`flow/config.mk`:
```
export PLATFORM = sky130hd
export DESIGN_NAME = PPU
export DESIGN_NICKNAME = PPU
export VERILOG_FILES = /design/flow/design.v
export SDC_FILE = /design/flow/constraint.sdc
export NUM_CORES = 4
export LEC_CHECK = 0
export CAP_MARGIN = 15
export CELL_PAD_IN_SITES_DETAIL_PLACEMENT = 2
export CORE_MARGIN = 2
export CORE_UTILIZATION = 68
export CTS_CLUSTER_DIAMETER = 391
export GPL_ROUTABILITY_DRIVEN = 0
export GPL_TIMING_DRIVEN = 0
export HOLD_SLACK_MARGIN = 0.22
export MIN_ROUTING_LAYER = met2
export SLEW_MARGIN = 5
export TNS_END_PERCENT = 75
```
`flow/constraint.sdc`:
```
create_clock -name core_clock -period 120.0 [get_ports {clk}]
set_input_delay 24.0000 -clock core_clock [delete_from_list [all_inputs] [get_ports {clk}]]
set_output_delay 24.0000 -clock core_clock [all_outputs]
set_load 0.01 [all_outputs]
```
`flow/design.v`:
```
module PPU (
    input clk,
    input rst,
    input i_en,
    input [32-1:0] data_in,
    input [11:0] scaling_factor,
    output logic[6:0] data_out,
    output logic valid,
    output logic [31:0] data_in_out
);
logic [32 - 1:0] relu_out;
logic [32:0] data_shift;
logic [7:0] data_quant;
logic [8:0] data_temp;
always @(*) begin
    relu_out = (data_in[32 - 1])? 32'd0 : data_in;
    /*verilator lint_off WIDTHEXPAND*/
    /*verilator lint_off WIDTHTRUNC*/
    data_shift = ({relu_out, 1'b0} / scaling_factor);
    /*verilator lint_on WIDTHTRUNC*/
    /*verilator lint_on WIDTHEXPAND*/
    data_temp = (data_shift > 127)? 254 : data_shift[8:0] + {8'b0, data_shift[0]};
end
always @(posedge clk) begin
    if(rst) begin
        valid <= 1'd0;
        data_out <= 7'd0;
        data_in_out <= 32'd0;
    end
    else begin
        valid <= i_en;
        data_out <= (i_en)? data_temp[7:1] : 7'd0;
        data_in_out <= data_in;
    end
end
endmodule
```
`flow/run.sh`:
```
#!/bin/bash
# the make line also repeats each setting of config.mk as NAME=value (left out here)
make -C /OpenROAD-flow-scripts/flow DESIGN_CONFIG=/design/flow/config.mk WORK_HOME=/design/flow/orfs CLKGATE_MAP_FILE= finish
```
==> results of run 1 <==
-- through the flow --
step	hold slack, ps	std cells	setup TNS (ps)	instance area, um2
2_1_floorplan	24070	3358	0	23700
3_3_place_gp	24610	3899	-96140	25200
==> results.toml, run 1 <==
# physical design summary
[yosys]
syn_area_um2 = 23700
logic_family = "AND-OR/OR-AND gates"
ys_chip_area_um2 = 23700
synth-edff-count = 0
synthesis.nets = 3736
yosys.area_share.aoi = 0.345
seq_area_frac_synth = 0.0337
ys.flops = 40
largest_area_cell = "ha_1"
synth_stat.cells = 3358
ys_types = 138
adder_share = 0.175
top_cell = "ha_1"
async_reset_ff_frac = 0
synth-xor-area-share = 0.0700
common_cells = "ha_1, nor2_1, nand2_1, nor3_1, o21a_1"
simple_gate_area_frac = 0.303
yosys_warnings = 1
mux_share = 0.0415
yosys_most_used_dff = "dfxtp_1"
synthCells = 3358
top_cell_area_share = 0.174
top_cells_by_area = "ha_1, o21a_1, nor2_1, nor3_1, nand2_1"
syn_avg_cell_area_um2 = 7.07

[floorplanning]
die_h_um = 191
ios = 87
die_x_um = 191
chipArea_um2 = 36400
core_um2 = 34500
placementRows = 68
fp_util = 0.689

[status]
first-error = "[ERROR DPL-0033] detailed placement checks failed during check placement."
lastStage = "3_5_place_dp"
status = "stopped before the end"

[placement]
io_buffers = 86
==> run 2, diff against run 1 <==
- CAP_MARGIN: 15 -> 20
- CELL_PAD_IN_SITES_DETAIL_PLACEMENT: 2 -> not set
- CELL_PAD_IN_SITES_GLOBAL_PLACEMENT: not set -> 2
- CORE_UTILIZATION: 68 -> 40
- CTS_CLUSTER_DIAMETER: 391 -> 97
- CTS_CLUSTER_SIZE: not set -> 100
- GPL_ROUTABILITY_DRIVEN: 0 -> not set
- HOLD_SLACK_MARGIN: 0.22 -> not set
- MIN_ROUTING_LAYER: met2 -> not set
- SETUP_SLACK_MARGIN: not set -> 1.19
- SLEW_MARGIN: 5 -> 20
- TNS_END_PERCENT: 75 -> not set
==> run 2 against run 1 <==
  * The run now finishes clean
  * Area after synthesis unchanged
  * Die area increased by 68%
  * Synthesized cell count unchanged
==> results.toml, run 2 <==
# implementation run metrics
[status]
status = "complete, no violations"

[critical_path]
path_delay_family = "AND-OR/OR-AND gates"
crit_type = "in -> reg"
worstPathRequired_ps = 120250
critical_path.n_buffers_inverters = 63
cp_num_cells = 491
critPathLaunch = "scaling_factor[1]"
crit_slowest_cell = "or4_4"
slowest_delay_ps = 560
crit_arrival_ps = 114350
cpMostUsedCell = "o21a_1"
endpoint = "data_out[0]"
crit_path_end_kind = "flip-flop"
start_kind = "input pin"
cp_max_fo = 16

[yosys]
async_reset_ff_frac = 0
logic_family = "AND-OR/OR-AND gates"
syn_area_um2 = 23700
seq_area_frac_synth = 0.0337
yosys.area_share.aoi = 0.345
ys_chip_area_um2 = 23700
top_cell_area_share = 0.174
yosys_most_used_dff = "dfxtp_1"
common_cells = "ha_1, nor2_1, nand2_1, nor3_1, o21a_1"
synthCells = 3358
syn_avg_cell_area_um2 = 7.07
synth-xor-area-share = 0.0700
synth_stat.cells = 3358
adder_share = 0.175
synthesis.nets = 3736
yosys_warnings = 1
largest_area_cell = "ha_1"
ys.flops = 40
top_cells_by_area = "ha_1, o21a_1, nor2_1, nor3_1, nand2_1"
simple_gate_area_frac = 0.303
mux_share = 0.0415
synth-edff-count = 0
ys_types = 138
top_cell = "ha_1"

[timing]
setup_viol_count_final = 0
min_period_ps = 114100
whs_ps = 24180
tns_ps = 0
hold_viol_final = 0
layout_setup_ws_ps = 5900
min_period_over_period = 0.951
tightest_slew_ps = 1130
slew_headroom = 0.250
slew_viol_final = 0
timing.fmax_mhz = 8.76
rsz0062_at_grt = "false"

[worst_hold_path]
holdPathEnd = "data_in_out[30]"
worstHoldStart = "data_in[30]"
min_path_type = "in -> reg"
hold_path_depth = 2

[clocking]
clk_pin_slew_ps = 70
numCtsBuffers = 5
cts_root_buf = "clkbuf_16"
clock_sinks = 40
cts-hold-fix-buffers = 0
clockBufferDepth = 2
h-tree-depth = 2
cts_tree = "yes"

[grt]
grt_overflow_total = 0
antenna_found_initial = 1
grtUsageTotal = 0.274
grt_pass1_wl_um = 137000
grt_pass1_vias = 25600
grt_max_degree = 25

[finish]
fill_cells = 5867
nets = 4028
area_growth_syn_to_layout_pct = 25.3

[floorplanning]
chipArea_um2 = 61300
core_um2 = 58900
placementRows = 89
ios = 87
die_x_um = 248
fp_util = 0.403
die_h_um = 248

[run]
openroad.warnings = 30
maxCapViolCount = 0

[detailed_routing]
drt_iter0_drc = 1478
via_count = 26900
wl_met3_um = 2770
wl_per_cell_um = 19.8
wl_met1_um = 41800
top_layer_used = "met5"
met2_length_um = 40900
post-route-drc-count = 0
routed_via_density = 6.09
postRouteAntennaNets = 0
wl_um = 87700
n_antenna_cell = 0
firstDrtPassIters = 7

[placement]
io_buffers = 86
gp_congestion = 0.906
dp_hpwl_um = 70600
dp_slack_ps = -17570
run 2: metrics by stage:
stage	std cells	utilization	area [um2]
detailed placement	4229	0.440	25900
global placement	4217	0.434	25600
floorplan	3358	-	23700
finish	4424	0.505	29700
CTS	4291	0.467	27500
global route	4424	0.505	29700
run 2: timing repair:
item,in CTS,in global routing
cloned,0,1
gates resized,272,287
setup endpoints to repair,7,7
hold endpoints to repair,0,0
pin swaps,48,139
setup buffers,54,132
run 2: routing by layer:
metal  vias up  GRT usage
li1      13500          -
met1     12800      0.367
met2       517      0.481
met3       119     0.0195
met4         2     0.0557
met5         -          0
run 2: cell type report:
class	count	area (um2)	area share
buffer	81	731	0.0246
tap	773	967	0.0325
timing repair buffer	285	2600	0.0873
clock buffer	6	139	0.00467
sequential	40	801	0.0269
multi-input combinational	3155	24100	0.811
inverter	82	339	0.0114
clock inverter	2	38.8	0.00130
==> run 3, diff against run 2 <==
- ABC_AREA: not set -> 1
- CELL_PAD_IN_SITES_GLOBAL_PLACEMENT: 2 -> not set
- CORE_ASPECT_RATIO: not set -> 0.5
- CORE_UTILIZATION: 40 -> 62
- CTS_CLUSTER_DIAMETER: 97 -> 285
- CTS_CLUSTER_SIZE: 100 -> 99
- GPL_TIMING_DRIVEN: 0 -> not set
- PLACE_DENSITY: not set -> 0.35
- SETUP_SLACK_MARGIN: 1.19 -> not set
- TNS_END_PERCENT: not set -> 10
- clock period: 120.0 -> 59.1 ns (I/O delays scaled with it)
==> run 3 against run 2 <==
  * The flow now stops in 4_1_cts
  * Die area decreased by 23%
  * Synthesized cell count increased by 34%
  * Area after synthesis increased by 18%
==> results.toml, run 3 <==
# physical design summary
[status]
status = "stopped before the end"
lastStage = "4_1_cts"
first-error = "[ERROR DPL-0038] Utilization greater than 100%, impossible to legalize"

[floorplanning]
die_h_um = 154
die_x_um = 304
ios = 87
chipArea_um2 = 46900
core_um2 = 44100
placementRows = 54
fp_util = 0.635

[yosys]
ys_chip_area_um2 = 28000
logic_family = "simple AND/OR/NAND/NOR gates"
synthCells = 4484
synth_stat.cells = 4484
mux_share = 0
adder_share = 0.148
seq_area_frac_synth = 0.0286
yosys_most_used_dff = "dfxtp_1"
synth-xor-area-share = 0.0848
top_cell = "nand2_1"
ys.flops = 40
yosys.area_share.aoi = 0.148
top_cell_area_share = 0.148
simple_gate_area_frac = 0.460
largest_area_cell = "ha_1"
common_cells = "nand2_1, inv_1, nor2_1, ha_1, o21ai_0"
synthesis.nets = 4862
yosys_warnings = 1
synth-edff-count = 0
syn_area_um2 = 28000
ys_types = 85
async_reset_ff_frac = 0
top_cells_by_area = "ha_1, nand2_1, inv_1, xor2_1, o21ai_0"
syn_avg_cell_area_um2 = 6.24

[placement]
io_buffers = 86
placed_area_um2 = 41200
gp_congestion = 1.01
dp_hpwl_um = 100000
run 3: stage by stage:
stage                util  worst slack, ps  cells
floorplan               -           -21600   4484
detailed placement  0.935           -20970   6652
global placement    0.935           -13390   6652
==> run 4, diff against run 3 <==
- ABC_AREA: 1 -> not set
- CORE_ASPECT_RATIO: 0.5 -> not set
- CORE_UTILIZATION: 62 -> 50
- CTS_CLUSTER_DIAMETER: 285 -> not set
- CTS_CLUSTER_SIZE: 99 -> not set
- PLACE_DENSITY: 0.35 -> not set
- clock period: 59.1 -> 74.2 ns (I/O delays scaled with it)
==> run 4 against run 3 <==
  * Synthesized cell count down 25%
  * Area after synthesis down 15%
  * Die area up 5.0%
  * Now fails the layout checks on setup timing
==> results.toml, run 4 <==
# implementation run metrics
[grt]
gr-usage-met2 = 0.742
grtUsageTotal = 0.424
busiest_layer = "met2"
grt_overflow_total = 0
antenna_found_initial = 3
met3_usage = 0.0701
grtUsageMet1 = 0.482
grt_pass1_vias = 35700
grt_pass1_wl_um = 175000
grt_max_degree = 34

[detailed_routing]
via_count = 35600
wl_per_cell_um = 20.3
post-route-drc-count = 0
postRouteAntennaNets = 0
wl_um = 114000
drt_iter0_drc = 3307
firstDrtPassIters = 9
routed_via_density = 6.32

[timing]
min_period_over_period = 1.30
rsz0062_at_grt = "true"
setup_viol_count_final = 7
timing.fmax_mhz = 10.4
tns_ps = -154420
layout_setup_ws_ps = -22220
hold_viol_final = 0
min_period_ps = 96420
slew_viol_final = 0
slew_headroom = 0.472
tightest_slew_ps = 785

[yosys]
synthesis.nets = 3736
async_reset_ff_frac = 0
logic_family = "AND-OR/OR-AND gates"
top_cell_area_share = 0.174
largest_area_cell = "ha_1"
synth-xor-area-share = 0.0700
top_cells_by_area = "ha_1, o21a_1, nor2_1, nor3_1, nand2_1"
common_cells = "ha_1, nor2_1, nand2_1, nor3_1, o21a_1"
seq_area_frac_synth = 0.0337
synth_stat.cells = 3358
ys.flops = 40
synthCells = 3358
mux_share = 0.0415
ys_chip_area_um2 = 23700
yosys.area_share.aoi = 0.345
yosys_most_used_dff = "dfxtp_1"
syn_area_um2 = 23700
simple_gate_area_frac = 0.303
adder_share = 0.175
yosys_warnings = 1
top_cell = "ha_1"
ys_types = 138
syn_avg_cell_area_um2 = 7.07
synth-edff-count = 0

[critical_path]
worstPathRequired_ps = 74440
endpoint = "data_out[0]"
slowest_delay_ps = 510
start_kind = "input pin"
path_delay_family = "AND-OR/OR-AND gates"
crit_type = "in -> reg"
critical_path.n_buffers_inverters = 42
cp_max_fo = 9
critPathLaunch = "data_in[30]"
cpMostUsedCell = "o21a_1"
crit_slowest_cell = "clkdlybuf4s50_1"
cp_num_cells = 456
crit_path_end_kind = "flip-flop"
crit_arrival_ps = 96660

[worst_hold_path]
min_path_type = "in -> reg"
hold_path_depth = 2
worstHoldStart = "data_in[27]"
holdPathEnd = "data_in_out[27]"

[placement]
dp_hpwl_um = 85000
io_buffers = 86
gp_congestion = 1.01

[status]
status = "complete, but fails checks"
so.violations = "setup timing"

[finish]
nets = 5400
area_growth_syn_to_layout_pct = 66.1
fill_cells = 2927

[clocking]
clk_pin_slew_ps = 70
cts_tree = "yes"
h-tree-depth = 2
clock_sinks = 40
numCtsBuffers = 5
cts_root_buf = "clkbuf_16"
clockBufferDepth = 2
cts-hold-fix-buffers = 0

[floorplanning]
die_x_um = 222
fp_util = 0.508
core_um2 = 46800
ios = 87
chipArea_um2 = 49300
die_h_um = 222
placementRows = 79

[run]
openroad.warnings = 32
maxCapViolCount = 0
-- run 4: cell type report --
class | count | area (um2) | area share
multi-input combinational | 3158 | 24100 | 0.610
timing repair buffer | 1735 | 13300 | 0.338
sequential | 40 | 801 | 0.0203
tap | 607 | 759 | 0.0193
inverter | 82 | 315 | 0.00799
clock buffer | 5 | 125 | 0.00317
clock inverter | 3 | 46.3 | 0.00117
antenna | 1 | 2.50 | 0.0000634
-- run 4: per-layer routing --
metal,share of wire,vias to the layer above
met3,0.086,735
met2,0.46,1959
met5,0.00014,-
li1,-,16200
met4,0.070,2
met1,0.38,16700
-- run 4: stage by stage --
stage / area (um2) / hold WS [ps] / worst slack, ps / instances / utilization
finish: 39400 / 15130 / -22220 / 5631 / 0.844
global route: 39400 / 15130 / -26170 / 5630 / 0.844
CTS: 38700 / 15120 / -20150 / 5580 / 0.827
detailed placement: 37000 / 15440 / -22880 / 5463 / 0.792
global placement: 37000 / 15440 / -19380 / 5463 / 0.792
floorplan: 25000 / 14910 / -25040 / 3358 / -
-- run 4: timing repair --
| item | CTS | global route |
|---|---|---|
| endpoints found under the setup margin | 7 | 7 |
| buffers inserted | 105 | 49 |
| cloned | 4 | 1 |
| resized | 144 | 75 |
| pin swaps | 121 | 111 |
==> run 5, diff against run 4 <==
- ABC_AREA: not set -> 1
- CORE_UTILIZATION: 50 -> 56
- clock period: 74.2 -> 59.1 ns (I/O delays scaled with it)
==> run 5 against run 4 <==
  * The flow now stops in 5_1_grt
  * Die area increased by 5.1%
  * Area after synthesis is 18% higher
  * Synthesized cell count is 34% higher
==> results.toml, run 5 <==
# physical design summary
[floorplanning]
core_um2 = 49200
die_x_um = 227
chipArea_um2 = 51700
ios = 87
die_h_um = 227
fp_util = 0.569
placementRows = 81

[yosys]
ys_types = 85
synthCells = 4484
seq_area_frac_synth = 0.0286
async_reset_ff_frac = 0
syn_avg_cell_area_um2 = 6.24
top_cells_by_area = "ha_1, nand2_1, inv_1, xor2_1, o21ai_0"
yosys_warnings = 1
top_cell = "nand2_1"
logic_family = "simple AND/OR/NAND/NOR gates"
simple_gate_area_frac = 0.460
common_cells = "nand2_1, inv_1, nor2_1, ha_1, o21ai_0"
synthesis.nets = 4862
adder_share = 0.148
yosys.area_share.aoi = 0.148
largest_area_cell = "ha_1"
synth_stat.cells = 4484
syn_area_um2 = 28000
ys_chip_area_um2 = 28000
mux_share = 0
synth-xor-area-share = 0.0848
yosys_most_used_dff = "dfxtp_1"
ys.flops = 40
synth-edff-count = 0
top_cell_area_share = 0.148

[grt]
grt_overflow_total = 196
grtUsageTotal = 0.727

[placement]
io_buffers = 86
gp_congestion = 0.967
placed_area_um2 = 41400
dp_hpwl_um = 80300

[clocking]
clockBufferDepth = 2
numCtsBuffers = 5
h-tree-depth = 2
cts-hold-fix-buffers = 0
clock_sinks = 40
cts_root_buf = "clkbuf_16"

[status]
lastStage = "5_1_grt"
first-error = "[ERROR GRT-0232] Routing congestion too high. Check the congestion heatmap in the GUI."
status = "stopped before the end"
-- run 5: stage by stage --
| stage | setup slack (ps) | cells |
|---|---|---|
| 2_1_floorplan | -21600 | 4484 |
| 3_3_place_gp | -13990 | 6743 |
| 3_5_place_dp | -16780 | 6743 |
| 4_1_cts | -13260 | 6935 |
-- run 5: what timing repair did --
action,4_1_cts
setup endpoints to repair,7
cloned,7
gates resized,183
pin swaps,170
setup buffers,178
-- run 5: layer usage --
| metal | GRT usage | overflow |
|---|---|---|
| met2 | 0.926 | 119 |
| met3 | 0.561 | 3 |
| met5 | 0.217 | 0 |
| met1 | 0.706 | 4 |
| met4 | 0.745 | 70 |
==> run 6, diff against run 5 <==
- ABC_AREA: 1 -> 0
- CAP_MARGIN: 20 -> 10
- CELL_PAD_IN_SITES_DETAIL_PLACEMENT: not set -> 1
- CELL_PAD_IN_SITES_GLOBAL_PLACEMENT: not set -> 2
- CORE_UTILIZATION: 56 -> 48
- CTS_CLUSTER_SIZE: not set -> 57
- GPL_ROUTABILITY_DRIVEN: not set -> 1
- GPL_TIMING_DRIVEN: not set -> 0
- MAX_ROUTING_LAYER: not set -> met4
- MIN_ROUTING_LAYER: not set -> met2
- PLACE_DENSITY_LB_ADDON: not set -> 0.21
- SLEW_MARGIN: 20 -> 15
- TNS_END_PERCENT: 10 -> 40
- clock period: 59.1 -> 182.0 ns (I/O delays scaled with it)
==> run 6 against run 5 <==
  * The run now finishes clean
  * Synthesized cell count fell by 25%
  * Area after synthesis is 15% lower
  * Die area down 0.91%
==> results.toml, run 6 <==
# implementation run metrics
[status]
status = "complete, no violations"

[yosys]
synthesis.nets = 3736
ys_chip_area_um2 = 23700
adder_share = 0.175
top_cell_area_share = 0.174
synth_stat.cells = 3358
yosys.area_share.aoi = 0.345
ys.flops = 40
ys_types = 138
top_cell = "ha_1"
simple_gate_area_frac = 0.303
yosys_most_used_dff = "dfxtp_1"
largest_area_cell = "ha_1"
synth-xor-area-share = 0.0700
synthCells = 3358
syn_avg_cell_area_um2 = 7.07
syn_area_um2 = 23700
top_cells_by_area = "ha_1, o21a_1, nor2_1, nor3_1, nand2_1"
async_reset_ff_frac = 0
logic_family = "AND-OR/OR-AND gates"
seq_area_frac_synth = 0.0337
mux_share = 0.0415
synth-edff-count = 0
common_cells = "ha_1, nor2_1, nand2_1, nor3_1, o21a_1"
yosys_warnings = 1

[timing]
tightest_slew_ps = 1160
setup_viol_count_final = 0
timing.fmax_mhz = 6.48
min_period_ps = 154420
rsz0062_at_grt = "false"
slew_viol_final = 0
tns_ps = 0
min_period_over_period = 0.848
hold_viol_final = 0
slew_headroom = 0.218
layout_setup_ws_ps = 27580

[critical_path]
cp_num_cells = 473
slowest_delay_ps = 880
worstPathRequired_ps = 182230
crit_path_end_kind = "flip-flop"
cp_max_fo = 17
endpoint = "data_out[0]"
critical_path.n_buffers_inverters = 61
cpMostUsedCell = "o21a_1"
crit_arrival_ps = 154650
path_delay_family = "AND-OR/OR-AND gates"
critPathLaunch = "scaling_factor[0]"
crit_slowest_cell = "o31ai_1"
start_kind = "input pin"
crit_type = "in -> reg"

[detailed_routing]
wl_per_cell_um = 22.0
firstDrtPassIters = 17
via_count = 38100
routed_via_density = 9.23
wl_um = 90800
postRouteAntennaNets = 0
drt_iter0_drc = 7647
post-route-drc-count = 0

[grt]
grt_pass1_vias = 41400
grtUsageTotal = 0.555
grt_pass1_wl_um = 146000
grt_max_degree = 30
grt_overflow_total = 0
antenna_found_initial = 0

[clocking]
clock_sinks = 40
h-tree-depth = 2
clockBufferDepth = 2
cts_tree = "yes"
cts_setup_buffers = 0
clk_pin_slew_ps = 80
cts-hold-fix-buffers = 0
ctsResizeCount = 0
numCtsBuffers = 5
cts_root_buf = "clkbuf_16"

[placement]
gp_congestion = 1.06
dp_hpwl_um = 71800
dp_slack_ps = 31200
io_buffers = 86

[worst_hold_path]
min_path_type = "in -> reg"
worstHoldStart = "data_in[17]"
hold_path_depth = 2
holdPathEnd = "data_in_out[17]"

[floorplanning]
ios = 87
core_um2 = 48800
chipArea_um2 = 51300
fp_util = 0.486
die_h_um = 226
placementRows = 81
die_x_um = 226

[run]
openroad.warnings = 28
maxCapViolCount = 0

[finish]
area_growth_syn_to_layout_pct = 8.77
fill_cells = 6388
nets = 3839
mi_logic_area_um2 = 22200
seq_area_um2 = 801
[run 6: per-stage QoR]
stage	area [um2]	util	cells	hold slack, ps
floorplan	23700	-	3358	36470
global placement	25400	0.521	4108	37010
detailed placement	25600	0.525	4118	37010
CTS	25800	0.528	4126	36700
global route	25800	0.529	4126	36710
finish	25800	0.529	4129	36700
[run 6: area by class of cell]
class                      instances  share of cell area
multi-input combinational       3155               0.860
timing repair buffer              96              0.0408
tap                              664              0.0322
sequential                        40              0.0310
buffer                            81              0.0175
inverter                          82              0.0119
clock buffer                       6             0.00499
clock inverter                     2             0.00136
antenna                            3            0.000291
[run 6: metal layers]
layer / up-vias / track usage / routed length [um]
met5: - / - / 0
met4: 0 / 0.160 / 12200
met3: 1498 / 0.664 / 34900
met2: 10700 / 0.655 / 43800
met1: 13000 / - / 0
li1: 13000 / - / -
